exp/onyx:
// pipelined
module pipelined(
    input  wire              clk,
    input  wire              rst,
    input  wire              in_valid,
    output wire              in_ready,
    input  wire signed [15:0] a,
    input  wire signed [15:0] b,
    input  wire signed [15:0] c,
    input  wire signed [15:0] d,
    input  wire signed [15:0] e,
    output reg               out_valid,
    input  wire              out_ready,
    output reg signed [31:0]  y
);
==> flow/config.mk <==
export PLATFORM = sky130hd
export DESIGN_NAME = pipelined
export DESIGN_NICKNAME = pipelined
export VERILOG_FILES = /design/flow/design.v
export SDC_FILE = /design/flow/constraint.sdc
export NUM_CORES = 4
export LEC_CHECK = 0
export CAP_MARGIN = 20
export CORE_MARGIN = 2
export CORE_UTILIZATION = 70
export CTS_CLUSTER_DIAMETER = 239
export CTS_CLUSTER_SIZE = 53
export MAX_ROUTING_LAYER = met4
export SETUP_SLACK_MARGIN = 0.8
export SLEW_MARGIN = 20
export TNS_END_PERCENT = 70
==> flow/constraint.sdc <==
create_clock -name core_clock -period 5.72 [get_ports {clk}]
set_input_delay 1.1440 -clock core_clock [delete_from_list [all_inputs] [get_ports {clk}]]
set_output_delay 1.1440 -clock core_clock [all_outputs]
set_load 0.01 [all_outputs]
run.sh (not shown) runs the stock make flow with config.mk's settings and CLKGATE_MAP_FILE=.
Finished, but not clean: exp/onyx, with negative setup slack.
Changes in exp/harbor relative to exp/onyx:
- MAX_ROUTING_LAYER removed (was met4)
- CTS_CLUSTER_SIZE removed (was 53)
- CORE_UTILIZATION changed from 70 to 40
- TNS_END_PERCENT removed (was 70)
- SETUP_SLACK_MARGIN removed (was 0.8)
- CTS_CLUSTER_DIAMETER removed (was 239)
- the clock period (ns, I/O delays scaled along) changed from 5.72 to 8.0
--- outcome ---
- Comparing exp/onyx and exp/harbor, the lower routed length on met2 is on exp/harbor.
- In exp/harbor the clock-buffer cell count turned out 1 higher than in exp/onyx.
- exp/harbor vs. exp/onyx: peak per-stage delay on the critical path lower; minimum setup slack after placement higher; final critical-path share of the clock period lower; number of antenna violations at the first check in global routing lower; multi-input logic portion of the cell area higher.
- exp/harbor finished every step from synthesis to the final layout, and the layout passed the timing, DRC and antenna checks.
- exp/harbor: final cell utilization of the core lower than exp/onyx
- Comparing exp/onyx with exp/harbor, the hold slack came out essentially unchanged.
- Global router's overall resource usage for exp/harbor: 27 points down relative to exp/onyx
Inputs modified between exp/harbor and exp/willow:
- putting SETUP_SLACK_MARGIN at 0.91 where nothing was set
- swapping 40 for 72 in CORE_UTILIZATION
- putting CTS_CLUSTER_SIZE at 25 where nothing was set
- putting PLACE_DENSITY_LB_ADDON at 0.26 where nothing was set
## What came out
Both conditions hold for exp/willow: the flow ran to the end and the final layout passed the timing, DRC and antenna checks.
Diff exp/harbor -> exp/willow | instance area after placement | down by a few percent
exp/willow against exp/harbor: design area has decreased; clock period minus worst slack has decreased.
Hold slack: exp/willow vs exp/harbor — no meaningful difference
> inputs changed (exp/willow -> exp/yarrow)
- CTS_CLUSTER_SIZE: 25 -> 100
- ABC_AREA: unset -> 1
- PLACE_DENSITY_LB_ADDON: 0.26 -> unset
- CTS_CLUSTER_DIAMETER: unset -> 383
- SETUP_SLACK_MARGIN: 0.91 -> -0.79
- CORE_UTILIZATION: 72 -> 40
Comparing exp/yarrow against exp/willow, there is no change at all in number of optimization iterations in the first detailed-route pass.
exp/willow reports its slowest cell on the critical path as or4b_4 while exp/yarrow reports fa_1.
STATUS total routed wirelength: exp/yarrow loses against exp/willow
Per the comparison of exp/yarrow with exp/willow, met2 track utilization from global routing down 26 points; global-route wire length before repair up 17%; amount of wire on met3 after detailed routing down 1900 um; global-route usage down 15 points.
Compared with exp/willow, in exp/yarrow routing usage on met1 dropped 18 points, number of flip-flops and latches barely changed, routability congestion estimate dropped 1.3%.
Between exp/yarrow and exp/willow, final area is lower for exp/willow, exp/yarrow comes in above that.
Edits applied to the flow inputs when going from exp/yarrow to exp/delta:
- setting TNS_END_PERCENT to 55 for the first time
- removing ABC_AREA (formerly 1)
- setting CELL_PAD_IN_SITES_DETAIL_PLACEMENT to 1 for the first time
- changing CAP_MARGIN from 20 to 10
- setting HOLD_SLACK_MARGIN to -0.05 for the first time
- removing CTS_CLUSTER_DIAMETER (formerly 383)
- removing CTS_CLUSTER_SIZE (formerly 100)
- removing SETUP_SLACK_MARGIN (formerly -0.79)
- setting CELL_PAD_IN_SITES_GLOBAL_PLACEMENT to 0 for the first time
Results
exp/delta ended with every stage complete and zero timing, DRC or antenna violations. The mux cell area share after synthesis reported for exp/delta is greater than that of exp/yarrow by 0.25 points. exp/yarrow -> exp/delta: sum of routed wire segments on met1 decreased by more than 10%. Compared with exp/yarrow, in exp/delta clock skew decreased 0.0074 ns, number of rows in the core area now sits lower, chip area decreased by 12% relative to the old numbers. exp/delta packs its core tighter than exp/yarrow.
Inputs modified between exp/delta and exp/indigo:
- CELL_PAD_IN_SITES_DETAIL_PLACEMENT no longer set, was 1
- CELL_PAD_IN_SITES_GLOBAL_PLACEMENT now 3, was 0
- TNS_END_PERCENT now 40, was 55
- HOLD_SLACK_MARGIN no longer set, was -0.05
==> results <==
- Biggest cell delay along the critical path in exp/indigo is 0.20 ns lower than in exp/delta
- On final wirelength, exp/delta and exp/indigo are basically level.
- Utilization exp/delta -> exp/indigo: up
- Sort exp/delta and exp/indigo by clock latency on the worst-skew pair desc -> top: exp/indigo
- Between exp/delta and exp/indigo, pin count of the biggest net entering global routing is lower for exp/delta, exp/indigo comes in above that.
- There was hardly any difference in number of levels the H-tree was split into between exp/delta and exp/indigo.
